--- flow/config.mk ---
export PLATFORM = sky130hd
export DESIGN_NAME = single_cycle_mips_32
export DESIGN_NICKNAME = single_cycle_mips_32
export VERILOG_FILES = /design/flow/design.v
export SDC_FILE = /design/flow/constraint.sdc
export NUM_CORES = 4
export LEC_CHECK = 0
export CAP_MARGIN = 20
export CORE_MARGIN = 2
export CORE_UTILIZATION = 54
export CTS_CLUSTER_SIZE = 93
export SLEW_MARGIN = 20
--- flow/constraint.sdc ---
create_clock -name core_clock -period 7.79 [get_ports {clk}]
set_input_delay 1.5580 -clock core_clock [delete_from_list [all_inputs] [get_ports {clk}]]
set_output_delay 1.5580 -clock core_clock [all_outputs]
set_load 0.01 [all_outputs]
--- flow/design.v ---
`timescale 1 ns / 100 ps
module sign_ext_16_32(d, q);
	input [15:0] d;
	output [31:0] q;
	assign q = { {16{d[15]}}, d};
endmodule
`timescale 1ns/1ps
module alu(alucont, rd1, rd2, res, zero);
	input [3:0] alucont;
	input [31:0] rd1;
	input [31:0] rd2;
	output reg [31:0] res;
	output wire zero;
	localparam AND 	= 4'b0000;
	localparam OR 	= 4'b0001;
	localparam ADD 	= 4'b0010;
	localparam SUB 	= 4'b0110;
	localparam SLT 	= 4'b0111;
	localparam NOR 	= 4'b1100;
	always @(*) begin
		case(alucont)
			AND		: begin
				res = rd1 & rd2;
			end
			OR 		: begin
				res = rd1 | rd2;
			end
			ADD 	: begin
				res = rd1 + rd2;
			end
			SUB 	: begin
				res = rd1 - rd2;
			end
			SLT 	: begin
				res = (rd1 < rd2) ? 1 : 0;
			end
			NOR 	: begin
				res = ~(rd1 | rd2);
			end
			default	: begin
				res = 32'b0;
			end
		endcase
	end
	assign zero = ~(|res);
endmodule
`timescale 1ns/1ns
module register_file(clk, ra1, ra2, wa, wd, rd1, rd2, regwrite);
	input clk;
	input [4:0] ra1;
	input [4:0] ra2;
	input [4:0] wa;
	input [31:0] wd;
	output reg [31:0] rd1;
	output reg [31:0] rd2;
	input regwrite;
	reg [31:0] memory [1:31];
	always @(*) begin
		rd1 = (ra1 == 5'd0) ? 32'b0 : memory[ra1];
		rd2 = (ra2 == 5'd0) ? 32'b0 : memory[ra2];
	end
	always @(posedge clk) begin
		if(regwrite && (wa != 5'd0))
			memory[wa] <= wd;	
	end
endmodule
`timescale 1ns/1ns
module single_cycle_mips_32(clk, rst, imem_addr, imem_rdata, dmem_addr,
	dmem_wdata, dmem_we, dmem_rdata);
	input clk;
	input rst;
	output [31:0] imem_addr;
	input [31:0] imem_rdata;
	output [31:0] dmem_addr;
	output [31:0] dmem_wdata;
	output dmem_we;
	input [31:0] dmem_rdata;
	localparam R_TYPE 		= 6'b000000;
	localparam LOAD_WORD 	= 6'b100011;
	localparam STORE_WORD 	= 6'b101011;
	localparam BRANCH_EQ	= 6'b000100;
	localparam JUMP 		= 6'b000010;
	reg RegDst;
	reg Branch;
	reg MemRead;
	reg MemToReg;
	reg [1:0] AluOP;
	reg MemWrite;
	reg ALUSrc;
	reg RegWrite;
	reg Jump;
	wire [31:0] instruction;
	always @(*) begin
		case(instruction[31:26])
			R_TYPE 	: begin
				RegDst <= 1'b1;
				ALUSrc <= 1'b0;
				MemToReg <= 1'b0;
				RegWrite <= 1'b1;
				MemRead <= 1'b0;
				MemWrite <= 1'b0;
				Branch <= 1'b0;
				AluOP <= 2'b10;
				Jump <= 1'b0;
			end
			LOAD_WORD 	: begin
				RegDst <= 1'b0;
				ALUSrc <= 1'b1;
				MemToReg <= 1'b1;
				RegWrite <= 1'b1;
				MemRead <= 1'b1;
				MemWrite <= 1'b0;
				Branch <= 1'b0;
				AluOP <= 2'b00;
				Jump <= 1'b0;
			end
			STORE_WORD 	: begin
				RegDst <= 1'b0;
				ALUSrc <= 1'b1;
				MemToReg <= 1'b0;
				RegWrite <= 1'b0;
				MemRead <= 1'b0;
				MemWrite <= 1'b1; 
				Branch <= 1'b0;
				AluOP <= 2'b00;
				Jump <= 1'b0;
			end
			BRANCH_EQ 	: begin
				RegDst <= 1'b0;
				ALUSrc <= 1'b0;
				MemToReg <= 1'b0;
				RegWrite <= 1'b0;
				MemRead <= 1'b0;
				MemWrite <= 1'b0;
				Branch = 1'b1;
				AluOP <= 2'b01;
				Jump <= 1'b0;
			end
			JUMP 	: begin
				RegDst <= 1'b0;
				ALUSrc <= 1'b0;
				MemToReg <= 1'b0;
				RegWrite <= 1'b0;
				MemRead <= 1'b0;
				MemWrite <= 1'b0;
				Branch = 1'b0;
				AluOP <= 2'b00;
				Jump <= 1'b1;
			end
			default begin
				RegDst <= 1'b0;
				ALUSrc <= 1'b0;
				MemToReg <= 1'b0;
				RegWrite <= 1'b0;
				MemRead <= 1'b0;
				MemWrite <= 1'b0;
				Branch = 1'b0;
				AluOP <= 2'b00;
				Jump <= 1'b0;
			end
		endcase
	end
	wire [31:0] next_instruction;
	reg [31:0] program_counter;
	always @(posedge clk or posedge rst) begin
		if (rst) begin
			program_counter <= 32'b0;
		end
		else begin
			program_counter <= next_instruction;	
		end
	end
	wire [31:0] program_counter_plus_4;
	assign program_counter_plus_4 = program_counter + 4;
	assign imem_addr = program_counter;
	assign instruction = imem_rdata;
	wire [4:0] write_address;
	assign write_address = RegDst ? instruction[15:11] : instruction[20:16];
	wire [31:0] write_data;
	wire [31:0] read_data_1;
	wire [31:0] read_data_2;
	register_file reg_file(
		.clk(clk),
		.ra1(instruction[25:21]),
		.ra2(instruction[20:16]),
		.wa(write_address),
		.wd(write_data),
		.rd1(read_data_1),
		.rd2(read_data_2),
		.regwrite(RegWrite)
		);
	wire [31:0] sign_extended_immediate_16;
	sign_ext_16_32 sign_ext(
		.d(instruction[15:0]),
		.q(sign_extended_immediate_16)
		);
	reg [3:0] alu_control;
	localparam AND 	= 4'b0000;
	localparam OR 	= 4'b0001;
	localparam ADD 	= 4'b0010;
	localparam SUB 	= 4'b0110;
	localparam SLT 	= 4'b0111;
	localparam NOR 	= 4'b1100;
	wire [5:0] funct_control;
	assign funct_control = instruction[5:0];
	always @(*) begin
		if (~AluOP[1] && ~AluOP[0]) begin
			alu_control <= ADD;
		end
		else if (AluOP[0]) begin
			alu_control <= SUB;
		end
		else if(AluOP[1]) begin
			if(funct_control[3:0] == 4'b0000)
				alu_control <= ADD;
			else if(funct_control[3:0] == 4'b0010)
				alu_control <= SUB;
			else if(funct_control[3:0] == 4'b0100)
				alu_control <= AND;
			else if(funct_control[3:0] == 4'b0101)
				alu_control <= OR;
			else if(funct_control[3:0] == 4'b1010)
				alu_control <= SLT;
			else if(funct_control[3:0] == 4'b0111)
				alu_control <= NOR;
			else
				alu_control <= 4'b0000;
		end
		else
			alu_control <= 4'b0000;
	end
	wire [31:0] alu_input_1;
	wire [31:0] alu_input_2;
	wire [31:0] alu_result;
	wire alu_zero;
	assign alu_input_1 = read_data_1;
	assign alu_input_2 = ALUSrc ? sign_extended_immediate_16 : read_data_2;
	alu alu(
		.alucont(alu_control),
		.rd1(alu_input_1),
		.rd2(alu_input_2),
		.res(alu_result),
		.zero(alu_zero)
		);
	wire [31:0] address_calc;
	wire [31:0] immediate_shift_left_2;
	wire PCSrc;
	wire [31:0] pre_jump_inst;
	wire [31:0] jump_address;
	assign jump_address = {program_counter_plus_4[31:28], instruction[25:0], 2'b0};
	assign PCSrc = Branch & alu_zero;
	assign immediate_shift_left_2 = {sign_extended_immediate_16[29:0], 2'b0};
	assign address_calc = program_counter_plus_4 + immediate_shift_left_2;
	assign pre_jump_inst = PCSrc ? address_calc : program_counter_plus_4;
	assign next_instruction = Jump ? jump_address : pre_jump_inst;
	wire [31:0] data_mem_data;
	assign dmem_addr = alu_result;
	assign dmem_wdata = read_data_2;
	assign dmem_we = MemWrite;
	assign data_mem_data = dmem_rdata;
	assign write_data = MemToReg ? data_mem_data : alu_result;
endmodule
--- flow/run.sh ---
#!/bin/bash
# the make line also repeats each setting of config.mk as NAME=value (left out here)
make -C /OpenROAD-flow-scripts/flow DESIGN_CONFIG=/design/flow/config.mk WORK_HOME=/design/flow/orfs CLKGATE_MAP_FILE= finish
==> flow_summary.json, run 1 <==
{
  "reg2reg_from": "reg_file.memory[19][0]$_DFFE_PP_",
  "startpoint_type": "input pin",
  "p_clk_share_pct": 29.1,
  "cpPeakStageDelay_ns": 0.50,
  "ys_chip_area_um2": 55300,
  "yosysTopAreaCell": "edfxtp_1",
  "top_power_group": "registers",
  "use_met3_pct": 9.93,
  "internal-power_mw": 11.6,
  "crit_end": "dmem_addr[30]",
  "yosys.area_share.simple_pct": 5.00,
  "setup_tns_ns": -0.0708,
  "powerSeq_mw": 6.83,
  "gp_congestion": 0.990,
  "p_sw_mw": 5.07,
  "reg2reg_to": "program_counter[30]$_DFF_PP0_",
  "numClockSinks": 1022,
  "hold_end": "program_counter[31]$_DFF_PP0_",
  "hold_path.class": "flop to flop",
  "fin_hold_ws_ns": 0.618,
  "syn_inst": 3677,
  "top_logic_kind": "multiplexers",
  "ant_nets": 0,
  "grt_pass1_vias": 39600,
  "power.density_nw_per_um2": 240,
  "grt_pass1_wl_um": 279000,
  "synth_warnings": 3,
  "final_nets": 4659,
  "cap_violations": 0,
  "total_power_mw": 16.7,
  "required_ns": 6.23,
  "final-seq-area_um2": 30500,
  "ios": 163,
  "period_needed_ns": 7.82,
  "cp_common_cell": "buf_6",
  "crit_arrival_ns": 6.27,
  "top_area_share_pct": 53.9,
  "viasPerCell": 6.84,
  "synth-seq-area-share_pct": 55.2,
  "max_freq_mhz": 128,
  "logic_area_um2": 24800,
  "grt.overflow.total": 0,
  "final-hold-violation-count": 0,
  "worst-path-max-fanout": 7,
  "check-failures": "negative setup slack",
  "port_buffers": 160,
  "switching_share_pct": 30.3,
  "rr_worst_depth": 27,
  "die_h_um": 324,
  "crit_family": "AND-OR/OR-AND gates",
  "fp-row-count": 117,
  "grt_antenna_before_repair": 3,
  "cts_hold_buf": 0,
  "crit_slowest_cell": "mux4_2",
  "whs_path_depth": 2,
  "cts_buffer_depth": 3,
  "finalSetupViolCount": 3,
  "cp-end-kind": "output port",
  "hpwl_um": 129000,
  "fin_crit_sh_pct": 100,
  "clock.latency.late_pin_ns": 0.72,
  "die_x_um": 324,
  "placedCellCount": 5620,
  "aoi_share_pct": 8.31,
  "netlist_area_um2": 55300,
  "power_frac_comb_pct": 30.1,
  "seqPwrFrac_pct": 40.8,
  "pre_cts_slack_ns": -1.16,
  "place_area_um2": 63800,
  "drv_slew": 0,
  "async_flop_share_pct": 2.94,
  "wl_um": 199000,
  "busiest_layer": "met2",
  "worst-path-stages": 25,
  "warnings": 93,
  "grt_use_met2_pct": 57.0,
  "status": "finished with violations",
  "p_clk_mw": 4.86,
  "avgSynthCellArea_um2": 15.0,
  "synth_cell_type_count": 86,
  "area_growth_pct": 26.2,
  "grtUsageMet1_pct": 52.5,
  "mux_area_share_pct": 24.4,
  "grt_start_max_net_pins": 53,
  "synth.area.top_cells": "edfxtp_1, mux4_2, mux2i_1",
  "vias": 40500,
  "dieArea_um2": 105000,
  "pg_comb_mw": 5.03,
  "core_um2": 102000,
  "grtUsageTotal_pct": 37.7,
  "hp-start": "program_counter[31]$_DFF_PP0_",
  "nFillCells": 7020,
  "timing.slew.headroom_pct": 20.9,
  "fin_worst_skew_ns": 0.0777,
  "worstMarginPinSlew_ns": 1.18,
  "crit_path_start": "imem_rdata[16]",
  "path_buffers": 8,
  "final_util_pct": 68.7,
  "ys_sh_adder_pct": 2.96,
  "layout_setup_ws_ns": -0.0337,
  "cts_buffers": 103,
  "ys.flops": 1022,
  "crit_type": "input pin to output port",
  "ys_sh_xor_pct": 1.47,
  "htree_levels": 3,
  "cts_root_buffer": "clkbuf_16",
  "drtIter0Drc": 5641,
  "dr.pass1.iters": 5,
  "cts_tree": "done",
  "p_leak_nw": 25.0,
  "clk_pin_slew_ns": 0.06,
  "final_cell_area_um2": 69800,
  "wl_per_cell_um": 33.6,
  "drc": 0,
  "vdd_drop_max_uv": 241,
  "rsz0062_at_grt": "true",
  "edf_count": 992,
  "synthFlopType": "edfxtp_1",
  "synth.cells.most_frequent": "edfxtp_1, mux4_2, a21oi_1",
  "ys_cells": 3677,
  "fp-utilization_pct": 54.4,
  "fin_cells": 5916,
  "post-synth-top-count-cell": "edfxtp_1",
  "rrSetupSlack_ns": 0.80
}
[what timing repair did]
action | CTS | global route
endpoints found under the setup margin | 55 | 49
pin swaps | 65 | 52
gates resized | 263 | 131
cloned | 12 | 5
buffers inserted | 48 | 46
[cell type report]
type,count,share of cell area (%)
flip-flops and latches,1022,43.8
multi-input cells,2270,35.5
repair buffers,944,12.9
clock buffers,127,3.82
well taps,1368,2.45
clock inverters,61,0.855
inverters,123,0.665
diodes,1,0.00359
[layer usage]
layer  part of all wire [%]  up-vias
met1                     38    20600
met4                    4.5        2
met2                     45     2905
met5                 0.0065        -
li1                       -    16500
met3                     13      473
==> run 2, diff against run 1 <==
Settings changed: CELL_PAD_IN_SITES_GLOBAL_PLACEMENT from default to 2, CORE_UTILIZATION 54 to 56, CTS_CLUSTER_SIZE 93 to 87, GPL_ROUTABILITY_DRIVEN from default to 1, PLACE_DENSITY_LB_ADDON from default to 0.05, SETUP_SLACK_MARGIN from default to -0.4.
Clock period 7.79 ns to 17.1 ns, I/O delays scaled along.
==> run 2 against run 1 <==
Effect of this change:
- the run now finishes clean
- synthesized cell count is the same
- sequential share of layout area increased by 5.6 points
- clock power fell by 54%
- sequential power decreased by 54%
- clock skew shrank 0.046 ns
- sequential cell count did not move
==> flow_summary.json, run 2 <==
{
  "seqPwrFrac_pct": 43.9,
  "syn_inst": 3677,
  "netlist_area_um2": 55300,
  "total_power_mw": 7.09,
  "vdd_drop_max_uv": 115,
  "grt_start_max_net_pins": 112,
  "viasPerCell": 7.27,
  "grt_pass1_wl_um": 264000,
  "async_flop_share_pct": 2.94,
  "final_util_pct": 63.1,
  "hold_end": "program_counter[31]$_DFF_PP0_",
  "fin_worst_skew_ns": 0.0315,
  "ys.flops": 1022,
  "pre_cts_slack_ns": 3.08,
  "crit_type": "input pin to output port",
  "crit_end": "dmem_addr[24]",
  "area_growth_pct": 12.0,
  "hold_path.class": "flop to flop",
  "hpwl_um": 111000,
  "fp-row-count": 115,
  "switching_share_pct": 30.1,
  "p_clk_mw": 2.24,
  "placedCellCount": 4962,
  "crit_path_start": "imem_rdata[16]",
  "top_power_group": "registers",
  "period_needed_ns": 14.15,
  "wl_per_cell_um": 36.2,
  "p_sw_mw": 2.14,
  "grt.overflow.total": 0,
  "worstMarginPinSlew_ns": 1.30,
  "numClockSinks": 1022,
  "die_h_um": 318,
  "fin_hold_ws_ns": 0.608,
  "synth_cell_type_count": 86,
  "wl_um": 186000,
  "reg2reg_to": "program_counter[30]$_DFF_PP0_",
  "setup_tns_ns": 0,
  "timing.slew.headroom_pct": 12.6,
  "reg2reg_from": "reg_file.memory[15][4]$_DFFE_PP_",
  "avgSynthCellArea_um2": 15.0,
  "fp-utilization_pct": 56.3,
  "yosysTopAreaCell": "edfxtp_1",
  "met3WireLength_um": 22900,
  "cts_buffers": 103,
  "die_x_um": 318,
  "hp-start": "program_counter[31]$_DFF_PP0_",
  "drv_slew": 0,
  "crit_chain": "buf_8 > buf_4 > mux4_2 > mux4_2 > mux2i_1 > nor3_1 > a21o_1 > ha_1 > nand2_1 > a2111oi_0 > a32oi_1 > nand2_1 > a311o_1 > nand4_1 > o31ai_1 > nor2b_1 > mux2i_1 > o2bb2ai_1 > clkdlybuf4s50_1",
  "gp_congestion": 0.945,
  "clk_pin_slew_ns": 0.06,
  "rsz0062_at_grt": "false",
  "ys_chip_area_um2": 55300,
  "synth_warnings": 3,
  "status": "finished clean",
  "route.met2.wl_um": 85700,
  "cpPeakStageDelay_ns": 0.70,
  "drc": 0,
  "top_logic_kind": "multiplexers",
  "cts_root_buffer": "clkbuf_16",
  "fin_cells": 5155,
  "final_cell_area_um2": 61900,
  "ys_sh_adder_pct": 2.96,
  "fin_crit_sh_pct": 82.8,
  "whs_path_depth": 2,
  "port_buffers": 160,
  "cts_buffer_depth": 3,
  "htree_levels": 3,
  "mux_area_share_pct": 24.4,
  "warnings": 93,
  "synth-seq-area-share_pct": 55.2,
  "dr.pass1.iters": 5,
  "cp-end-kind": "output port",
  "worst-path-max-fanout": 83,
  "startpoint_type": "input pin",
  "final_nets": 3975,
  "post-synth-top-count-cell": "edfxtp_1",
  "core_um2": 98100,
  "finalSetupViolCount": 0,
  "ant_nets": 0,
  "drt-met1-wl_um": 69500,
  "post_cts_buffers": 0,
  "top_area_share_pct": 53.9,
  "pg_comb_mw": 1.74,
  "grt_pass1_vias": 36800,
  "max_freq_mhz": 70.6,
  "crit_arrival_ns": 10.73,
  "ys_cells": 3677,
  "layout_setup_ws_ns": 2.95,
  "grt_antenna_before_repair": 5,
  "p_clk_share_pct": 31.5,
  "highest_layer": "met5",
  "postCtsResizedCells": 0,
  "required_ns": 13.68,
  "crit_slowest_cell": "buf_4",
  "rrSetupSlack_ns": 8.71,
  "synth.cells.most_frequent": "edfxtp_1, mux4_2, a21oi_1",
  "yosys.area_share.simple_pct": 5.00,
  "synthFlopType": "edfxtp_1",
  "place_area_um2": 58600,
  "worst-path-stages": 19,
  "ys_sh_xor_pct": 1.47,
  "final-hold-violation-count": 0,
  "cts_hold_buf": 0,
  "aoi_share_pct": 8.31,
  "drtIter0Drc": 5608,
  "grtUsageTotal_pct": 36.6,
  "power_frac_comb_pct": 24.5,
  "synth.area.top_cells": "edfxtp_1, mux4_2, mux2i_1",
  "edf_count": 992,
  "path_buffers": 3,
  "power.density_nw_per_um2": 114,
  "ios": 163,
  "internal-power_mw": 4.95,
  "rr_worst_depth": 20,
  "cap_violations": 0,
  "crit_family": "AND-OR/OR-AND gates",
  "cts_tree": "done",
  "vias": 37500,
  "p_leak_nw": 21.0,
  "clock.latency.late_pin_ns": 0.70,
  "powerSeq_mw": 3.12,
  "dieArea_um2": 101000
}
## run 2: routing by layer
layer,GRT usage [%],up-vias
met3,7.95,471
met5,0,-
met4,15.3,4
met2,56.2,2693
li1,-,15100
met1,51.1,19200
## run 2: area by class of cell
type,instances,area (um2)
Fill cell,7024,36200
Sequential cell,1022,30500
Multi-Input combinational cell,2270,23600
Clock buffer,125,2700
Timing Repair Buffer,260,2400
Tap cell,1287,1610
Clock inverter,67,619
Inverter,123,462
Antenna cell,1,2.50
==> run 3, diff against run 2 <==
Settings changed: CELL_PAD_IN_SITES_GLOBAL_PLACEMENT 2 to default, CORE_UTILIZATION 56 to 65, CTS_CLUSTER_SIZE 87 to 58, GPL_ROUTABILITY_DRIVEN 1 to default, PLACE_DENSITY_LB_ADDON 0.05 to 0.0, SETUP_SLACK_MARGIN -0.4 to default.
Clock period 17.1 ns to 6.33 ns, I/O delays scaled along.
==> run 3 against run 2 <==
Effect of this change:
- the run now fails in global routing
- area after synthesis did not move
- synthesized cell count did not move
- die size fell by 14%
==> flow_summary.json, run 3 <==
{
  "cts_buffer_depth": 3,
  "fp-row-count": 106,
  "synth_cell_type_count": 86,
  "cts_buffers": 99,
  "synth-seq-area-share_pct": 55.2,
  "die_x_um": 296,
  "async_flop_share_pct": 2.94,
  "avgSynthCellArea_um2": 15.0,
  "top_area_share_pct": 53.9,
  "post-synth-top-count-cell": "edfxtp_1",
  "synth_warnings": 3,
  "top_logic_kind": "multiplexers",
  "ys_chip_area_um2": 55300,
  "dieArea_um2": 87400,
  "synth.cells.most_frequent": "edfxtp_1, mux4_2, a21oi_1",
  "edf_count": 992,
  "htree_levels": 3,
  "aoi_share_pct": 8.31,
  "mux_area_share_pct": 24.4,
  "status": "aborted with a tool error",
  "cts_hold_buf": 0,
  "netlist_area_um2": 55300,
  "ys.flops": 1022,
  "core_um2": 84000,
  "gp_congestion": 0.983,
  "ys_cells": 3677,
  "fp-utilization_pct": 65.9,
  "yosys.area_share.simple_pct": 5.00,
  "die_h_um": 296,
  "port_buffers": 160,
  "haltStage": "global routing",
  "cts_root_buffer": "clkbuf_16",
  "ys_sh_adder_pct": 2.96,
  "ios": 163,
  "hpwl_um": 137000,
  "synth.area.top_cells": "edfxtp_1, mux4_2, mux2i_1",
  "syn_inst": 3677,
  "synthFlopType": "edfxtp_1",
  "ys_sh_xor_pct": 1.47,
  "numClockSinks": 1022,
  "place_area_um2": 64500,
  "yosysTopAreaCell": "edfxtp_1"
}
[run 3: per-stage QoR]
stage          cells  setup TNS [ns]  setup slack [ns]  total power [mW]  util, %
2_1_floorplan   3678          -30.65             -1.04              11.4        -
3_3_place_gp    5470         -641.20             -2.67              14.2     76.8
3_5_place_dp    5470         -712.50             -2.78              14.3     76.8
4_1_cts         5758          -46.99             -1.14              21.1     83.8
[run 3: repair_timing]
action	CTS
hold endpoints to repair	0
resized	472
cloned	12
pin swaps	104
buffers inserted	98
endpoints found under the setup margin	527
==> run 4, diff against run 3 <==
Settings changed: CTS_CLUSTER_SIZE 58 to 44, PLACE_DENSITY_LB_ADDON 0.0 to default, SETUP_SLACK_MARGIN from default to -0.19.
Clock period 6.33 ns to 6.32 ns, I/O delays scaled along.
==> run 4 against run 3 <==
Effect of this change:
- the run again fails in global routing
- area after synthesis stayed put
- die size stayed put
- synthesized cell count stayed put
==> flow_summary.json, run 4 <==
{
  "status": "aborted with a tool error",
  "haltStage": "global routing",
  "port_buffers": 160,
  "ys.flops": 1022,
  "top_logic_kind": "multiplexers",
  "mux_area_share_pct": 24.4,
  "avgSynthCellArea_um2": 15.0,
  "synth_cell_type_count": 86,
  "ys_cells": 3677,
  "edf_count": 992,
  "cts_root_buffer": "clkbuf_16",
  "top_area_share_pct": 53.9,
  "fp-row-count": 106,
  "post-synth-top-count-cell": "edfxtp_1",
  "yosys.area_share.simple_pct": 5.00,
  "ys_sh_xor_pct": 1.47,
  "synthFlopType": "edfxtp_1",
  "htree_levels": 3,
  "synth.cells.most_frequent": "edfxtp_1, mux4_2, a21oi_1",
  "cts_buffers": 100,
  "dieArea_um2": 87400,
  "ys_sh_adder_pct": 2.96,
  "netlist_area_um2": 55300,
  "syn_inst": 3677,
  "synth_warnings": 3,
  "ys_chip_area_um2": 55300,
  "fp-utilization_pct": 65.9,
  "ios": 163,
  "die_x_um": 296,
  "numClockSinks": 1022,
  "cts_hold_buf": 0,
  "cts_buffer_depth": 3,
  "synth.area.top_cells": "edfxtp_1, mux4_2, mux2i_1",
  "async_flop_share_pct": 2.94,
  "synth-seq-area-share_pct": 55.2,
  "hpwl_um": 130000,
  "yosysTopAreaCell": "edfxtp_1",
  "core_um2": 84000,
  "gp_congestion": 1.01,
  "die_h_um": 296,
  "aoi_share_pct": 8.31
}
-- run 4: per-stage QoR --
stage	std cells	instance area, um2	setup WS (ns)	TNS [ns]	utilization (%)
after floorplan	3678	55800	-1.05	-31.32	-
after global placement	5449	64200	-2.10	-386.27	76.5
after detailed placement	5449	64200	-2.29	-422.31	76.5
after CTS	5741	70100	-1.22	-47.12	83.5
-- run 4: what timing repair did --
item                                    CTS
setup buffers                           102
resized                                 421
pin swaps                                94
endpoints found under the setup margin  185
gates cloned                             15
==> run 5, diff against run 4 <==
Settings changed: CORE_MARGIN 2 to 7, CORE_UTILIZATION 65 to 40, CTS_CLUSTER_SIZE 44 to default, HOLD_SLACK_MARGIN from default to 0.05, SETUP_SLACK_MARGIN -0.19 to default.
Clock period 6.32 ns to 12.0 ns, I/O delays scaled along.
==> run 5 against run 4 <==
Effect of this change:
- the run now finishes clean
- synthesized cell count unchanged
- area after synthesis unchanged
- die size up 70%
==> flow_summary.json, run 5 <==
{
  "drc": 0,
  "ys_sh_xor_pct": 1.47,
  "top_logic_kind": "multiplexers",
  "top_area_share_pct": 53.9,
  "internal-power_mw": 7.20,
  "edf_count": 992,
  "final_util_pct": 46.1,
  "worst-path-stages": 18,
  "cap_violations": 0,
  "crit_end": "dmem_addr[25]",
  "hpwl_um": 117000,
  "wl_per_cell_um": 32.7,
  "use_met3_pct": 4.25,
  "grtUsageMet1_pct": 33.6,
  "total_power_mw": 10.3,
  "grt_pass1_wl_um": 266000,
  "crit_slowest_cell": "clkdlybuf4s50_1",
  "fp-utilization_pct": 40.3,
  "grt.overflow.total": 0,
  "vdd_drop_max_uv": 157,
  "hp-start": "program_counter[31]$_DFF_PP0_",
  "syn_inst": 3677,
  "worstMarginPinSlew_ns": 1.22,
  "final_nets": 4021,
  "cts_buffer_depth": 3,
  "required_ns": 9.60,
  "post_cts_buffers": 0,
  "reg2reg_from": "reg_file.memory[19][0]$_DFFE_PP_",
  "wl_um": 187000,
  "grtUsageTotal_pct": 24.5,
  "rrSetupSlack_ns": 3.68,
  "cts_buffers": 106,
  "drtIter0Drc": 4569,
  "core_um2": 137000,
  "synth-seq-area-share_pct": 55.2,
  "crit_path_start": "imem_rdata[17]",
  "cts_tree": "done",
  "die_x_um": 386,
  "startpoint_type": "input pin",
  "final-hold-violation-count": 0,
  "warnings": 91,
  "crit_arrival_ns": 8.93,
  "fin_worst_skew_ns": 0.0489,
  "p_clk_mw": 3.40,
  "rr_worst_depth": 21,
  "p_clk_share_pct": 32.9,
  "ios": 163,
  "aoi_share_pct": 8.31,
  "worst-path-max-fanout": 71,
  "mux_area_share_pct": 24.4,
  "whs_path_depth": 2,
  "dr.pass1.iters": 5,
  "synth_warnings": 3,
  "ys_chip_area_um2": 55300,
  "ys_cells": 3677,
  "max_freq_mhz": 88.3,
  "hold_end": "program_counter[31]$_DFF_PP0_",
  "avgSynthCellArea_um2": 15.0,
  "htree_levels": 3,
  "fin_crit_sh_pct": 94.4,
  "post-synth-top-count-cell": "edfxtp_1",
  "grt_antenna_before_repair": 3,
  "seqPwrFrac_pct": 43.0,
  "timing.slew.headroom_pct": 17.8,
  "yosysTopAreaCell": "edfxtp_1",
  "cp-end-kind": "output port",
  "ys.flops": 1022,
  "synth.area.top_cells": "edfxtp_1, mux4_2, mux2i_1",
  "cpPeakStageDelay_ns": 0.63,
  "pg_comb_mw": 2.48,
  "cts_hold_buf": 0,
  "p_leak_nw": 21.3,
  "yosys.area_share.simple_pct": 5.00,
  "numClockSinks": 1022,
  "gp_congestion": 0.931,
  "hold_path.class": "flop to flop",
  "synth.cells.most_frequent": "edfxtp_1, mux4_2, a21oi_1",
  "power.density_nw_per_um2": 163,
  "port_buffers": 160,
  "finalSetupViolCount": 0,
  "ys_sh_adder_pct": 2.96,
  "grt_start_max_net_pins": 80,
  "cts_root_buffer": "clkbuf_16",
  "path_buffers": 3,
  "vias": 36900,
  "grt_pass1_vias": 36500,
  "dieArea_um2": 149000,
  "busiest_layer": "met2",
  "async_flop_share_pct": 2.94,
  "die_h_um": 386,
  "setup_tns_ns": 0,
  "status": "finished clean",
  "synthFlopType": "edfxtp_1",
  "synth_cell_type_count": 86,
  "switching_share_pct": 30.2,
  "crit_chain": "buf_8 > buf_12 > mux4_2 > mux4_2 > mux2i_1 > nor3_1 > a21oi_1 > ha_1 > a21oi_1 > o21a_1 > o21ai_0 > a211o_1 > nor2_1 > o21ai_0 > a211oi_1 > a211oi_1 > a31oi_1 > clkdlybuf4s50_1",
  "reg2reg_to": "program_counter[30]$_DFF_PP0_",
  "clk_pin_slew_ns": 0.06,
  "power_frac_comb_pct": 24.0,
  "grt_use_met2_pct": 38.9,
  "p_sw_mw": 3.11,
  "top_power_group": "registers",
  "netlist_area_um2": 55300,
  "period_needed_ns": 11.33,
  "crit_family": "AND-OR/OR-AND gates",
  "viasPerCell": 6.46,
  "rsz0062_at_grt": "false",
  "drv_slew": 0,
  "area_growth_pct": 14.4,
  "powerSeq_mw": 4.44,
  "fp-row-count": 136,
  "clock.latency.late_pin_ns": 0.73,
  "postCtsResizedCells": 0,
  "crit_type": "input pin to output port",
  "nFillCells": 11900,
  "ant_nets": 0
}
==> run 5: layout make-up <==
type	instances	area [um2]	area share, %
flip-flops and latches	1022	30500	48.3
well taps	1794	2240	3.55
repair buffers	303	2830	4.47
multi-input cells	2270	23600	37.3
clock inverters	77	861	1.36
inverters	123	462	0.730
diodes	1	2.50	0.00396
clock buffers	121	2730	4.32
==> run 5: metal layers <==
| layer | routed length, um | vias to the layer above |
|---|---|---|
| met2 | 86300 | 2017 |
| met5 | 0 | - |
| met3 | 17900 | 357 |
| met4 | 8310 | 0 |
| met1 | 74300 | 19300 |
| li1 | - | 15200 |
==> run 5: stage by stage <==
step | setup WS (ns) | instance area (um2) | std cells | hold WS [ns]
after floorplan | 1.41 | 55300 | 3678 | 0.631
after global routing | 0.398 | 63300 | 5710 | 0.623
after global placement | 0.874 | 59700 | 5512 | 0.585
after detailed placement | 0.818 | 59700 | 5512 | 0.588
final | 0.671 | 63300 | 5711 | 0.597
after CTS | 0.831 | 63300 | 5710 | 0.601
==> run 6, diff against run 5 <==
Settings changed: CAP_MARGIN 20 to 0, CORE_MARGIN 7 to 2, CORE_UTILIZATION 40 to 72, CTS_CLUSTER_DIAMETER from default to 390, CTS_CLUSTER_SIZE from default to 93, HOLD_SLACK_MARGIN 0.05 to default, PLACE_DENSITY from default to 0.39.
Clock period 12.0 ns to 5.65 ns, I/O delays scaled along.
==> run 6 against run 5 <==
Effect of this change:
- the run now fails in global routing
- synthesized cell count is the same
- area after synthesis is the same
- die size shrank 47%
==> flow_summary.json, run 6 <==
{
  "syn_inst": 3677,
  "port_buffers": 160,
  "hpwl_um": 152000,
  "synth.area.top_cells": "edfxtp_1, mux4_2, mux2i_1",
  "synthFlopType": "edfxtp_1",
  "top_area_share_pct": 53.9,
  "ys_sh_adder_pct": 2.96,
  "cts_buffer_depth": 3,
  "ys_sh_xor_pct": 1.47,
  "die_x_um": 281,
  "yosys.area_share.simple_pct": 5.00,
  "cts_root_buffer": "clkbuf_16",
  "die_h_um": 281,
  "edf_count": 992,
  "cts_hold_buf": 0,
  "top_logic_kind": "multiplexers",
  "numClockSinks": 1022,
  "ys_cells": 3677,
  "synth_warnings": 3,
  "synth_cell_type_count": 86,
  "grt.overflow.total": 252,
  "cts_buffers": 14,
  "gp_congestion": 1.03,
  "htree_levels": 1,
  "grtUsageTotal_pct": 85.9,
  "mux_area_share_pct": 24.4,
  "haltStage": "global routing",
  "dieArea_um2": 79000,
  "yosysTopAreaCell": "edfxtp_1",
  "synth.cells.most_frequent": "edfxtp_1, mux4_2, a21oi_1",
  "async_flop_share_pct": 2.94,
  "ys.flops": 1022,
  "core_um2": 75900,
  "aoi_share_pct": 8.31,
  "fp-utilization_pct": 72.8,
  "synth-seq-area-share_pct": 55.2,
  "placedCellCount": 5377,
  "status": "aborted with a tool error",
  "fp-row-count": 101,
  "netlist_area_um2": 55300,
  "ios": 163,
  "ys_chip_area_um2": 55300,
  "stop_error": "[ERROR GRT-0232] Routing congestion too high. Check the congestion heatmap in the GUI.",
  "post-synth-top-count-cell": "edfxtp_1",
  "avgSynthCellArea_um2": 15.0
}
## run 6: routing by layer
metal	overflow	track usage, %
met2	110	95.0
met3	20	78.2
met1	15	84.9
met4	107	86.1
met5	0	63.3
## run 6: through the flow
step	area (um2)	TNS, ns	worst slack, ns
after floorplan	55900	-143.29	-1.59
after global placement	64400	-934.02	-3.03
after detailed placement	64400	-1101.85	-3.29
after CTS	68400	-127.25	-1.53
## run 6: what timing repair did
action | in CTS
setup buffers | 127
gates resized | 493
endpoints found under the setup margin | 746
pin swaps | 108
cloned | 35
==> run 7, diff against run 6 <==
Settings changed: ABC_AREA from default to 0, CAP_MARGIN 0 to 20, CORE_ASPECT_RATIO from default to 0.5, CORE_UTILIZATION 72 to 69, CTS_CLUSTER_DIAMETER 390 to 353, CTS_CLUSTER_SIZE 93 to 47, MAX_ROUTING_LAYER from default to met4, PLACE_DENSITY 0.39 to default, PLACE_DENSITY_LB_ADDON from default to 0.05, SETUP_SLACK_MARGIN from default to 1.84, TNS_END_PERCENT from default to 35.
Clock period 5.65 ns to 6.4 ns, I/O delays scaled along.
==> run 7 against run 6 <==
Effect of this change:
- the run fails in clock tree synthesis
- synthesized cell count unchanged
- die size up 4.5%
- area after synthesis did not move
==> flow_summary.json, run 7 <==
{
  "port_buffers": 160,
  "synth.area.top_cells": "edfxtp_1, mux4_2, mux2i_1",
  "placedCellCount": 5373,
  "hpwl_um": 150000,
  "place_area_um2": 64500,
  "ios": 163,
  "status": "aborted with a tool error",
  "synth-seq-area-share_pct": 55.2,
  "mux_area_share_pct": 24.4,
  "post-synth-top-count-cell": "edfxtp_1",
  "ys_sh_adder_pct": 2.96,
  "synth_warnings": 3,
  "async_flop_share_pct": 2.94,
  "ys_sh_xor_pct": 1.47,
  "fp-row-count": 73,
  "yosysTopAreaCell": "edfxtp_1",
  "core_um2": 79400,
  "syn_inst": 3677,
  "yosys.area_share.simple_pct": 5.00,
  "synthFlopType": "edfxtp_1",
  "synth.cells.most_frequent": "edfxtp_1, mux4_2, a21oi_1",
  "top_logic_kind": "multiplexers",
  "edf_count": 992,
  "dieArea_um2": 82600,
  "pre_cts_slack_ns": -2.10,
  "die_h_um": 204,
  "stop_error": "[ERROR DPL-0033] detailed placement checks failed during check placement.",
  "aoi_share_pct": 8.31,
  "ys_chip_area_um2": 55300,
  "top_area_share_pct": 53.9,
  "ys_cells": 3677,
  "fp-utilization_pct": 69.7,
  "die_x_um": 404,
  "avgSynthCellArea_um2": 15.0,
  "netlist_area_um2": 55300,
  "ys.flops": 1022,
  "synth_cell_type_count": 86,
  "gp_congestion": 1.09,
  "haltStage": "clock tree synthesis"
}
==> run 8, diff against run 7 <==
Settings changed: ABC_AREA 0 to default, CELL_PAD_IN_SITES_GLOBAL_PLACEMENT from default to 0, CORE_ASPECT_RATIO 0.5 to default, CORE_UTILIZATION 69 to 67, CTS_CLUSTER_DIAMETER 353 to 352, CTS_CLUSTER_SIZE 47 to default, GPL_TIMING_DRIVEN from default to 1, PLACE_DENSITY_LB_ADDON 0.05 to 0.12, SETUP_SLACK_MARGIN 1.84 to default, SLEW_MARGIN 20 to 15, TNS_END_PERCENT 35 to default.
Clock period 6.4 ns to 6.75 ns, I/O delays scaled along.
==> run 8 against run 7 <==
Effect of this change:
- the flow stops in global routing
- area after synthesis did not move
- synthesized cell count did not move
- die size rose by 2.8%
==> flow_summary.json, run 8 <==
{
  "syn_inst": 3677,
  "post-synth-top-count-cell": "edfxtp_1",
  "placedCellCount": 5396,
  "cts_buffer_depth": 3,
  "async_flop_share_pct": 2.94,
  "synth_warnings": 3,
  "die_x_um": 291,
  "hpwl_um": 139000,
  "core_um2": 81800,
  "haltStage": "global routing",
  "ys_sh_xor_pct": 1.47,
  "die_h_um": 291,
  "top_logic_kind": "multiplexers",
  "edf_count": 992,
  "grt.overflow.total": 658,
  "fp-utilization_pct": 67.6,
  "yosysTopAreaCell": "edfxtp_1",
  "cts_buffers": 100,
  "numClockSinks": 1022,
  "fp-row-count": 105,
  "gp_congestion": 1.01,
  "port_buffers": 160,
  "netlist_area_um2": 55300,
  "cts_hold_buf": 0,
  "synth_cell_type_count": 86,
  "grtUsageTotal_pct": 91.1,
  "ys_cells": 3677,
  "ys_sh_adder_pct": 2.96,
  "ios": 163,
  "synth-seq-area-share_pct": 55.2,
  "yosys.area_share.simple_pct": 5.00,
  "place_area_um2": 64300,
  "aoi_share_pct": 8.31,
  "mux_area_share_pct": 24.4,
  "synth.cells.most_frequent": "edfxtp_1, mux4_2, a21oi_1",
  "cts_root_buffer": "clkbuf_16",
  "avgSynthCellArea_um2": 15.0,
  "synth.area.top_cells": "edfxtp_1, mux4_2, mux2i_1",
  "ys_chip_area_um2": 55300,
  "synthFlopType": "edfxtp_1",
  "dieArea_um2": 84800,
  "htree_levels": 3,
  "status": "aborted with a tool error",
  "ys.flops": 1022,
  "top_area_share_pct": 53.9,
  "stop_error": "[ERROR GRT-0232] Routing congestion too high. Check the congestion heatmap in the GUI."
}
## run 8: per-layer routing
layer	GRT overflow	global-route usage (%)
met1	111	90.2
met4	177	89.1
met3	123	85.1
met5	-	-
met2	247	97.7
## run 8: stage by stage
step,setup WS [ns],total power [mW]
CTS,-0.888,20.1
detailed placement,-2.08,13.4
global placement,-2.02,13.2
floorplan,-0.705,10.6
## run 8: timing repair
action	in CTS
endpoints found under the setup margin	185
buffers inserted	112
resized	530
cloned	14
pin swaps	136
==> run 9, diff against run 8 <==
Settings changed: ABC_AREA from default to 0, CAP_MARGIN 20 to 30, CELL_PAD_IN_SITES_GLOBAL_PLACEMENT 0 to default, CORE_ASPECT_RATIO from default to 1.26, CORE_UTILIZATION 67 to 24, CTS_CLUSTER_DIAMETER 352 to 52, GPL_TIMING_DRIVEN 1 to default, MAX_ROUTING_LAYER met4 to default, PLACE_DENSITY from default to 0.78, PLACE_DENSITY_LB_ADDON 0.12 to default, SLEW_MARGIN 15 to 20, TNS_END_PERCENT from default to 65.
Clock period 6.75 ns to 11.8 ns, I/O delays scaled along.
==> run 9 against run 8 <==
Effect of this change:
- the run now finishes clean
- die size went up to 2.8 times the previous value
- area after synthesis stayed put
- synthesized cell count stayed put
==> flow_summary.json, run 9 <==
{
  "synth_cell_type_count": 86,
  "post_cts_buffers": 0,
  "fin_crit_sh_pct": 96.2,
  "pg_comb_mw": 2.56,
  "top_power_group": "registers",
  "cts_hold_buf": 0,
  "required_ns": 9.44,
  "power_frac_comb_pct": 25.3,
  "cts_tree": "done",
  "crit_path_start": "imem_rdata[21]",
  "hold_end": "program_counter[31]$_DFF_PP0_",
  "synth.area.top_cells": "edfxtp_1, mux4_2, mux2i_1",
  "grt_antenna_before_repair": 15,
  "nFillCells": 22400,
  "reg2reg_to": "program_counter[23]$_DFF_PP0_",
  "area_growth_pct": 16.0,
  "grt_pass1_vias": 38100,
  "syn_inst": 3677,
  "htree_levels": 3,
  "startpoint_type": "input pin",
  "finalSetupViolCount": 0,
  "cap_violations": 0,
  "fp-row-count": 197,
  "timing.slew.headroom_pct": 28.5,
  "switching_share_pct": 30.7,
  "powerSeq_mw": 4.50,
  "crit_family": "AND-OR/OR-AND gates",
  "synth-seq-area-share_pct": 55.2,
  "vias": 38400,
  "crit_type": "input pin to output port",
  "aoi_share_pct": 8.31,
  "fin_worst_skew_ns": 0.0294,
  "synth.cells.most_frequent": "edfxtp_1, mux4_2, a21oi_1",
  "grt_start_max_net_pins": 104,
  "grtUsageTotal_pct": 15.7,
  "pre_cts_slack_ns": 0.615,
  "die_h_um": 543,
  "rsz0062_at_grt": "false",
  "internal-power_mw": 7.02,
  "netlist_area_um2": 55300,
  "drc": 0,
  "hold_path.class": "flop to flop",
  "port_buffers": 160,
  "final-hold-violation-count": 0,
  "path_buffers": 4,
  "wl_per_cell_um": 27.7,
  "crit_arrival_ns": 8.99,
  "drv_slew": 0,
  "dieArea_um2": 234000,
  "cts_buffer_depth": 3,
  "synthFlopType": "edfxtp_1",
  "vdd_drop_max_uv": 121,
  "postCtsResizedCells": 0,
  "wl_um": 190000,
  "cts_buffers": 89,
  "synth_warnings": 3,
  "worstMarginPinSlew_ns": 1.06,
  "worst-path-stages": 18,
  "ios": 163,
  "grt_pass1_wl_um": 269000,
  "grt.overflow.total": 0,
  "layout_setup_ws_ns": 0.450,
  "edf_count": 992,
  "yosys.area_share.simple_pct": 5.00,
  "viasPerCell": 5.58,
  "cts_root_buffer": "clkbuf_16",
  "mux_area_share_pct": 24.4,
  "rrSetupSlack_ns": 3.69,
  "period_needed_ns": 11.35,
  "ys_cells": 3677,
  "hp-start": "program_counter[31]$_DFF_PP0_",
  "clock.latency.late_pin_ns": 0.72,
  "async_flop_share_pct": 2.94,
  "cpPeakStageDelay_ns": 0.63,
  "clk_pin_slew_ns": 0.06,
  "fin_cells": 6871,
  "max_freq_mhz": 88.1,
  "die_x_um": 432,
  "placedCellCount": 6696,
  "p_sw_mw": 3.11,
  "setup_tns_ns": 0,
  "ys_sh_xor_pct": 1.47,
  "p_clk_share_pct": 30.3,
  "post-synth-top-count-cell": "edfxtp_1",
  "ys_chip_area_um2": 55300,
  "avgSynthCellArea_um2": 15.0,
  "cp-end-kind": "output port",
  "top_logic_kind": "multiplexers",
  "dr.pass1.iters": 6,
  "crit_slowest_cell": "clkdlybuf4s50_1",
  "fp-utilization_pct": 24.2,
  "final_nets": 3997,
  "top_area_share_pct": 53.9,
  "numClockSinks": 1022,
  "ys_sh_adder_pct": 2.96,
  "gp_congestion": 0.921,
  "seqPwrFrac_pct": 44.4,
  "ys.flops": 1022,
  "hpwl_um": 117000,
  "drtIter0Drc": 6072,
  "worst-path-max-fanout": 51,
  "rr_worst_depth": 22,
  "reg2reg_from": "reg_file.memory[15][0]$_DFFE_PP_",
  "whs_path_depth": 2,
  "yosysTopAreaCell": "edfxtp_1",
  "status": "finished clean",
  "core_um2": 229000,
  "ant_nets": 0,
  "warnings": 95,
  "crit_chain": "buf_8 > buf_4 > buf_4 > mux4_2 > mux2_2 > a221oi_1 > nor2_1 > nand2_1 > ha_1 > a21oi_1 > o21ai_0 > a211o_1 > nor2_1 > o21ai_0 > a211oi_1 > a211oi_1 > a31oi_1 > clkdlybuf4s50_1",
  "p_leak_nw": 21.0,
  "p_clk_mw": 3.06,
  "crit_end": "dmem_addr[25]",
  "power.density_nw_per_um2": 158
}
run 9: metal layers:
| metal | up-vias | track usage (%) | share of wire, % |
|---|---|---|---|
| met3 | 844 | 4.15 | 12 |
| met2 | 3223 | 25.8 | 47 |
| met4 | 6 | 12.1 | 8.9 |
| li1 | 15100 | - | - |
| met5 | - | 0 | 0.024 |
| met1 | 19200 | 17.1 | 31 |
run 9: area by class of cell:
| class | count | area (um2) | area share [%] |
|---|---|---|---|
| multi-input cells | 2270 | 23600 | 36.8 |
| flip-flops and latches | 1022 | 30500 | 47.6 |
| repair buffers | 296 | 2830 | 4.40 |
| well taps | 2985 | 3730 | 5.82 |
| clock buffers | 100 | 2270 | 3.54 |
| diodes | 9 | 22.5 | 0.0351 |
| inverters | 123 | 462 | 0.719 |
| clock inverters | 66 | 733 | 1.14 |
run 9: through the flow:
step	total power [mW]	cell area, um2	hold WS, ns	util (%)
floorplan	6.06	55300	0.631	-
global placement	6.97	61000	0.592	26.7
detailed placement	7.07	61100	0.603	26.7
CTS	10.1	64100	0.615	28.0
global route	10.4	64200	0.627	28.0
finish	10.1	64200	0.611	28.1
==> run 10, diff against run 9 <==
Settings changed: CAP_MARGIN 30 to 0, CORE_ASPECT_RATIO 1.26 to 0.79, CORE_MARGIN 2 to 10, CORE_UTILIZATION 24 to 68, CTS_CLUSTER_SIZE from default to 89, GPL_ROUTABILITY_DRIVEN from default to 0, GPL_TIMING_DRIVEN from default to 1, HOLD_SLACK_MARGIN from default to 0.21, MAX_ROUTING_LAYER from default to met4, PLACE_DENSITY 0.78 to default, SETUP_SLACK_MARGIN from default to 0.29.
==> run 10 against run 9 <==
Effect of this change:
- via count grew 0.78%
- largest power group unchanged
- critical path type unchanged
- final cell count fell by 28%
- still clean
- clock power barely moved
==> flow_summary.json, run 10 <==
{
  "status": "finished clean",
  "final_cell_area_um2": 61700,
  "fp-row-count": 92,
  "mux_area_share_pct": 24.4,
  "drv_slew": 0,
  "yosysTopAreaCell": "edfxtp_1",
  "top_logic_kind": "multiplexers",
  "warnings": 98,
  "ys_cells": 3677,
  "fin_worst_skew_ns": 0.0555,
  "hold_end": "program_counter[31]$_DFF_PP0_",
  "timing.slew.headroom_pct": 22.7,
  "fp-utilization_pct": 68.9,
  "worst-path-max-fanout": 103,
  "setup_tns_ns": 0,
  "required_ns": 9.44,
  "synthFlopType": "edfxtp_1",
  "worstMarginPinSlew_ns": 1.16,
  "dr.pass1.iters": 13,
  "wl_um": 181000,
  "vdd_drop_max_uv": 173,
  "grtUsageTotal_pct": 39.7,
  "pg_comb_mw": 2.52,
  "top_area_share_pct": 53.9,
  "seqPwrFrac_pct": 44.6,
  "crit_family": "AND-OR/OR-AND gates",
  "logic_area_um2": 23600,
  "ys_sh_xor_pct": 1.47,
  "crit_type": "input pin to output port",
  "fin_hold_ws_ns": 0.672,
  "syn_inst": 3677,
  "core_um2": 80200,
  "grt_pass1_vias": 38100,
  "final_nets": 3971,
  "crit_path_start": "imem_rdata[17]",
  "crit_chain": "buf_8 > buf_4 > mux4_2 > a211oi_1 > a211oi_1 > o21ai_0 > inv_1 > a21oi_1 > ha_1 > inv_1 > a21oi_1 > o31ai_1 > buf_4 > a211oi_1 > o31ai_1 > a311oi_1 > o21bai_1 > mux2i_1 > a211o_1 > clkdlybuf4s50_1",
  "p_clk_mw": 3.09,
  "max_freq_mhz": 89.1,
  "p_sw_mw": 3.27,
  "reg2reg_from": "reg_file.memory[30][5]$_DFFE_PP_",
  "drc": 0,
  "grt_start_max_net_pins": 104,
  "path_buffers": 6,
  "edf_count": 992,
  "aoi_share_pct": 8.31,
  "async_flop_share_pct": 2.94,
  "crit_end": "dmem_addr[31]",
  "power.density_nw_per_um2": 164,
  "power_frac_comb_pct": 24.9,
  "cts_root_buffer": "clkbuf_16",
  "cp_common_cell": "a211oi_1",
  "whs_path_depth": 2,
  "ios": 163,
  "clk_pin_slew_ns": 0.07,
  "postCtsResizedCells": 0,
  "finalSetupViolCount": 0,
  "startpoint_type": "input pin",
  "ys.flops": 1022,
  "wl_per_cell_um": 36.8,
  "cts_hold_buf": 0,
  "final-hold-violation-count": 0,
  "netlist_area_um2": 55300,
  "rrSetupSlack_ns": 3.44,
  "hpwl_um": 108000,
  "rsz0062_at_grt": "false",
  "synth.area.top_cells": "edfxtp_1, mux4_2, mux2i_1",
  "ys_chip_area_um2": 55300,
  "ant_nets": 0,
  "nFillCells": 4585,
  "synth.cells.most_frequent": "edfxtp_1, mux4_2, a21oi_1",
  "post-synth-top-count-cell": "edfxtp_1",
  "die_h_um": 273,
  "p_clk_share_pct": 30.5,
  "cap_violations": 0,
  "cts_buffer_depth": 3,
  "grt_pass1_wl_um": 261000,
  "cp-end-kind": "output port",
  "crit_slowest_cell": "buf_4",
  "cpPeakStageDelay_ns": 0.70,
  "synth_cell_type_count": 86,
  "place_area_um2": 58600,
  "switching_share_pct": 32.3,
  "port_buffers": 160,
  "hold_path.class": "flop to flop",
  "powerSeq_mw": 4.51,
  "worst-path-stages": 20,
  "grt_antenna_before_repair": 3,
  "synth_warnings": 3,
  "fin_crit_sh_pct": 95.1,
  "post_cts_buffers": 0,
  "rr_worst_depth": 20,
  "grt.overflow.total": 0,
  "yosys.area_share.simple_pct": 5.00,
  "cts_tree": "done",
  "top_power_group": "registers",
  "avgSynthCellArea_um2": 15.0,
  "hp-start": "program_counter[31]$_DFF_PP0_",
  "vias": 38700,
  "clock.latency.late_pin_ns": 0.71,
  "drtIter0Drc": 6790,
  "ys_sh_adder_pct": 2.96,
  "internal-power_mw": 6.85,
  "synth-seq-area-share_pct": 55.2,
  "period_needed_ns": 11.22,
  "crit_arrival_ns": 8.86,
  "reg2reg_to": "program_counter[19]$_DFF_PP0_",
  "numClockSinks": 1022,
  "dieArea_um2": 93200,
  "area_growth_pct": 11.5,
  "p_leak_nw": 20.9,
  "die_x_um": 341,
  "final-seq-area_um2": 30500,
  "htree_levels": 3,
  "cts_buffers": 82,
  "viasPerCell": 7.85
}
==> run 10: final cells by class <==
| type | count | share of cell area, % |
|---|---|---|
| Antenna cell | 3 | 0.0122 |
| Tap cell | 1081 | 2.19 |
| Clock inverter | 68 | 1.59 |
| Sequential cell | 1022 | 49.5 |
| Inverter | 123 | 0.749 |
| Timing Repair Buffer | 277 | 4.26 |
| Multi-Input combinational cell | 2270 | 38.3 |
| Clock buffer | 85 | 3.41 |
==> run 10: through the flow <==
stage	power, mW	utilization, %	std cells	setup WS [ns]
final	10.1	76.9	4929	0.582
after global routing	10.4	76.9	4927	0.310
after global placement	6.91	73.0	4773	0.902
after floorplan	6.06	-	3678	1.29
after detailed placement	7.00	73.0	4773	0.867
after CTS	10.0	76.8	4926	0.862
==> run 10: layer usage <==
metal | share of wire, % | track usage (%)
met1 | 33 | 50.5
met2 | 44 | 56.9
met3 | 17 | 14.7
met4 | 5.8 | 18.5
met5 | 0 | -
==> run 11, diff against run 10 <==
Settings changed: ABC_AREA 0 to default, CAP_MARGIN 0 to 20, CORE_ASPECT_RATIO 0.79 to default, CORE_MARGIN 10 to 2, CORE_UTILIZATION 68 to 40, CTS_CLUSTER_DIAMETER 52 to default, CTS_CLUSTER_SIZE 89 to default, GPL_ROUTABILITY_DRIVEN 0 to default, GPL_TIMING_DRIVEN 1 to default, HOLD_SLACK_MARGIN 0.21 to default, MAX_ROUTING_LAYER met4 to default, SETUP_SLACK_MARGIN 0.29 to default, TNS_END_PERCENT 65 to default.
Clock period 11.8 ns to 8.85 ns, I/O delays scaled along.
==> run 11 against run 10 <==
Effect of this change:
- largest cell class unchanged
- area after synthesis did not move
- highest routed layer unchanged
- power rose by 44%
- sequential cell count is the same
==> flow_summary.json, run 11 <==
{
  "status": "finished clean",
  "fp-row-count": 136,
  "p_leak_nw": 23.7,
  "hp-start": "program_counter[31]$_DFF_PP0_",
  "top_power_group": "registers",
  "ys_sh_adder_pct": 2.96,
  "area_growth_pct": 21.9,
  "rr_worst_depth": 23,
  "synthFlopType": "edfxtp_1",
  "max_freq_mhz": 114,
  "viasPerCell": 6.29,
  "p_clk_share_pct": 31.4,
  "die_x_um": 376,
  "powerSeq_mw": 6.02,
  "cts_tree": "done",
  "grt.overflow.total": 0,
  "worst-path-max-fanout": 12,
  "pg_comb_mw": 3.96,
  "synth_cell_type_count": 86,
  "drtIter0Drc": 5046,
  "avgSynthCellArea_um2": 15.0,
  "clock.latency.late_pin_ns": 0.74,
  "final_util_pct": 49.1,
  "ys_chip_area_um2": 55300,
  "grt_pass1_vias": 38100,
  "hold_path.class": "flop to flop",
  "gp_congestion": 0.931,
  "htree_levels": 3,
  "wl_um": 193000,
  "cts_buffer_depth": 3,
  "setup_tns_ns": 0,
  "edf_count": 992,
  "synth.area.top_cells": "edfxtp_1, mux4_2, mux2i_1",
  "mux_area_share_pct": 24.4,
  "fin_worst_skew_ns": 0.0368,
  "vias": 38600,
  "crit_slowest_cell": "clkdlybuf4s50_1",
  "clk_pin_slew_ns": 0.06,
  "startpoint_type": "input pin",
  "cts_root_buffer": "clkbuf_16",
  "ys.flops": 1022,
  "synth_warnings": 3,
  "core_um2": 137000,
  "seqPwrFrac_pct": 41.4,
  "required_ns": 7.08,
  "final-hold-violation-count": 0,
  "vdd_drop_max_uv": 165,
  "ios": 163,
  "drc": 0,
  "dieArea_um2": 141000,
  "switching_share_pct": 29.9,
  "cts_hold_buf": 0,
  "port_buffers": 160,
  "netlist_area_um2": 55300,
  "rrSetupSlack_ns": 1.31,
  "grt_antenna_before_repair": 3,
  "yosysTopAreaCell": "edfxtp_1",
  "numClockSinks": 1022,
  "aoi_share_pct": 8.31,
  "timing.slew.headroom_pct": 24.6,
  "cp_common_cell": "buf_4",
  "finalSetupViolCount": 0,
  "worstMarginPinSlew_ns": 1.13,
  "ys_cells": 3677,
  "crit_family": "buffers and inverters",
  "async_flop_share_pct": 2.94,
  "whs_path_depth": 2,
  "final_nets": 4454,
  "top_logic_kind": "multiplexers",
  "cpPeakStageDelay_ns": 0.52,
  "crit_path_start": "imem_rdata[16]",
  "crit_end": "dmem_addr[18]",
  "path_buffers": 13,
  "top_area_share_pct": 53.9,
  "worst-path-stages": 26,
  "crit_arrival_ns": 6.97,
  "die_h_um": 376,
  "grt_pass1_wl_um": 272000,
  "yosys.area_share.simple_pct": 5.00,
  "p_clk_mw": 4.57,
  "synth-seq-area-share_pct": 55.2,
  "syn_inst": 3677,
  "ant_nets": 0,
  "power_frac_comb_pct": 27.2,
  "cts_buffers": 104,
  "fp-utilization_pct": 40.3,
  "reg2reg_to": "program_counter[30]$_DFF_PP0_",
  "cap_violations": 0,
  "p_sw_mw": 4.35,
  "dr.pass1.iters": 8,
  "hold_end": "program_counter[31]$_DFF_PP0_",
  "crit_type": "input pin to output port",
  "power.density_nw_per_um2": 216,
  "post-synth-top-count-cell": "edfxtp_1",
  "grtUsageTotal_pct": 26.9,
  "wl_per_cell_um": 31.4,
  "ys_sh_xor_pct": 1.47,
  "cp-end-kind": "output port",
  "reg2reg_from": "reg_file.memory[17][0]$_DFFE_PP_",
  "hpwl_um": 126000,
  "synth.cells.most_frequent": "edfxtp_1, mux4_2, a21oi_1",
  "period_needed_ns": 8.74,
  "drv_slew": 0,
  "grt_start_max_net_pins": 74,
  "fin_crit_sh_pct": 98.8,
  "internal-power_mw": 10.2,
  "warnings": 92
}
==> run 11: metal layers <==
metal | track usage [%] | vias to the layer above | share of wire, %
met4 | 10.9 | 0 | 4.3
li1 | - | 16100 | -
met5 | 0 | - | 0
met3 | 4.56 | 374 | 9.5
met1 | 36.4 | 20000 | 39
met2 | 43.2 | 2141 | 47
==> run 11: final cells by class <==
class / count / area (um2)
fillers: 11600 / 69900
flip-flops and latches: 1022 / 30500
multi-input cells: 2270 / 23900
repair buffers: 738 / 6720
clock buffers: 120 / 2680
well taps: 1794 / 2240
clock inverters: 74 / 872
inverters: 123 / 462
diodes: 1 / 2.50
==> run 11: repair_timing <==
| item | in CTS | in global routing |
|---|---|---|
| gates cloned | 4 | 2 |
| setup endpoints to repair | 17 | 18 |
| pin swaps | 8 | 15 |
| hold endpoints to repair | 0 | 0 |
| buffers inserted | 5 | 12 |
| gates resized | 47 | 66 |
==> run 11: stage by stage <==
step	setup slack, ns	total power, mW	area, um2	cells	hold WS, ns
floorplan	0.0166	8.08	55300	3678	0.631
global placement	-0.716	9.90	63100	5923	0.590
detailed placement	-0.751	9.92	63100	5924	0.587
CTS	-0.0212	14.5	67000	6127	0.612
global route	-0.00787	15.0	67400	6142	0.640
finish	0.109	14.5	67400	6142	0.614
==> run 12, diff against run 11 <==
Settings changed: CORE_UTILIZATION 40 to 58.
Clock period 8.85 ns to 6.32 ns, I/O delays scaled along.
==> run 12 against run 11 <==
Effect of this change:
- the layout now fails its checks (negative setup slack)
- via count increased by 8.8%
- final cell count decreased by 3.0%
- sequential cell count did not move
- die size decreased by 31%
- critical path depth is 3 lower
- count of clock-buffer cells in the layout increased by 11
- area after synthesis stayed put
- sequential power up about 40%
- routed wire length up 5.9%
- worst hold slack improved by 0.039 ns
==> flow_summary.json, run 12 <==
{
  "vdd_drop_max_uv": 435,
  "placedCellCount": 5631,
  "switching_share_pct": 30.3,
  "edf_count": 992,
  "mux_area_share_pct": 24.4,
  "synthFlopType": "edfxtp_1",
  "ys_sh_xor_pct": 1.47,
  "reg2reg_to": "program_counter[30]$_DFF_PP0_",
  "vias": 42000,
  "area_growth_pct": 29.9,
  "crit_slowest_cell": "mux4_2",
  "die_h_um": 313,
  "core_um2": 94700,
  "rr_worst_depth": 22,
  "crit_family": "AND-OR/OR-AND gates",
  "drc": 0,
  "startpoint_type": "input pin",
  "ant_nets": 0,
  "post-synth-top-count-cell": "edfxtp_1",
  "seqPwrFrac_pct": 39.5,
  "worst-path-max-fanout": 5,
  "final-hold-violation-count": 0,
  "required_ns": 5.06,
  "hpwl_um": 127000,
  "period_needed_ns": 7.46,
  "fin_worst_skew_ns": 0.0256,
  "avgSynthCellArea_um2": 15.0,
  "hp-start": "program_counter[31]$_DFF_PP0_",
  "drv_slew": 0,
  "top_logic_kind": "multiplexers",
  "status": "finished with violations",
  "grt_start_max_net_pins": 69,
  "synth_warnings": 3,
  "viasPerCell": 7.05,
  "check-failures": "negative setup slack",
  "synth.area.top_cells": "edfxtp_1, mux4_2, mux2i_1",
  "top_power_group": "registers",
  "grt.overflow.total": 0,
  "hold_path.class": "flop to flop",
  "synth.cells.most_frequent": "edfxtp_1, mux4_2, a21oi_1",
  "yosysTopAreaCell": "edfxtp_1",
  "p_clk_mw": 6.13,
  "gp_congestion": 0.953,
  "async_flop_share_pct": 2.94,
  "synth_cell_type_count": 86,
  "grt_antenna_before_repair": 4,
  "syn_inst": 3677,
  "dieArea_um2": 97800,
  "powerSeq_mw": 8.41,
  "ys_cells": 3677,
  "worst-path-stages": 23,
  "grtUsageTotal_pct": 40.2,
  "rrSetupSlack_ns": -0.35,
  "internal-power_mw": 14.9,
  "cts_buffers": 103,
  "cpPeakStageDelay_ns": 0.51,
  "clock.latency.late_pin_ns": 0.70,
  "wl_um": 204000,
  "power.density_nw_per_um2": 297,
  "port_buffers": 160,
  "fp-row-count": 113,
  "crit_chain": "buf_16 > buf_12 > clkbuf_16 > mux4_2 > mux4_2 > mux2i_4 > nor3_2 > a21o_1 > ha_2 > fa_2 > a211oi_4 > o211ai_1 > buf_4 > a32oi_4 > nand2_2 > buf_6 > buf_4 > a21bo_4 > nor3_2 > a21oi_2 > a211oi_2 > a2bb2oi_4 > buf_2",
  "finalSetupViolCount": 57,
  "pg_comb_mw": 6.77,
  "netlist_area_um2": 55300,
  "fin_cells": 5959,
  "numClockSinks": 1022,
  "htree_levels": 3,
  "reg2reg_from": "reg_file.memory[15][1]$_DFFE_PP_",
  "final_nets": 4806,
  "top_area_share_pct": 53.9,
  "cts_buffer_depth": 3,
  "layout_setup_ws_ns": -1.14,
  "cap_violations": 0,
  "cp-end-kind": "output port",
  "p_clk_share_pct": 28.8,
  "timing.slew.headroom_pct": 33.0,
  "drtIter0Drc": 6370,
  "fp-utilization_pct": 58.4,
  "crit_end": "dmem_addr[28]",
  "hold_end": "program_counter[31]$_DFF_PP0_",
  "die_x_um": 313,
  "power_frac_comb_pct": 31.8,
  "p_sw_mw": 6.45,
  "grt_pass1_wl_um": 283000,
  "crit_path_start": "imem_rdata[16]",
  "setup_tns_ns": -42.68,
  "synth-seq-area-share_pct": 55.2,
  "crit_arrival_ns": 6.20,
  "aoi_share_pct": 8.31,
  "p_leak_nw": 26.0,
  "clk_pin_slew_ns": 0.06,
  "ios": 163,
  "wl_per_cell_um": 34.3,
  "warnings": 96,
  "grt_pass1_vias": 41200,
  "ys_sh_adder_pct": 2.96,
  "dr.pass1.iters": 6,
  "path_buffers": 7,
  "cts_root_buffer": "clkbuf_16",
  "fin_crit_sh_pct": 118,
  "worstMarginPinSlew_ns": 1.00,
  "cts_tree": "done",
  "rsz0062_at_grt": "true",
  "crit_type": "input pin to output port",
  "ys_chip_area_um2": 55300,
  "ys.flops": 1022,
  "fin_hold_ws_ns": 0.653,
  "max_freq_mhz": 134,
  "yosys.area_share.simple_pct": 5.00,
  "whs_path_depth": 2
}
[run 12: timing repair]
| item | 4_1_cts | 5_1_grt |
|---|---|---|
| cloned | 4 | 17 |
| pin swaps | 38 | 118 |
| hold buffers | 0 | 0 |
| setup endpoints to repair | 309 | 155 |
| buffers inserted | 27 | 98 |
| gates resized | 225 | 341 |
[run 12: routing by layer]
layer / routed length [um] / up-vias / track usage [%]
met5: 90 / - / 0.532
met2: 94000 / 3430 / 62.5
met3: 27800 / 653 / 11.6
met1: 71800 / 21200 / 53.7
li1: - / 16800 / -
met4: 10600 / 4 / 17.1
[run 12: metrics by stage]
step           utilization [%]  cell area [um2]  power, mW  setup WS [ns]
5_1_grt                   75.8            71800       21.9          -1.30
3_5_place_dp              68.6            65000       14.4          -2.07
6_report                  75.8            71800       21.3          -1.14
3_3_place_gp              68.6            65000       14.2          -2.12
4_1_cts                   73.2            69300       20.6          -1.16
2_1_floorplan                -            55800       11.4          -1.05
[run 12: area by class of cell]
cell class                      count  area (um2)
Antenna cell                        1        2.50
Inverter                          123         463
Clock buffer                      131        2750
Fill cell                        5637       22900
Tap cell                         1265        1580
Multi-Input combinational cell   2272       25400
Clock inverter                     56         566
Sequential cell                  1022       30500
Timing Repair Buffer             1089       10500
No activity file was given, so power comes from the tool's default toggle rates.
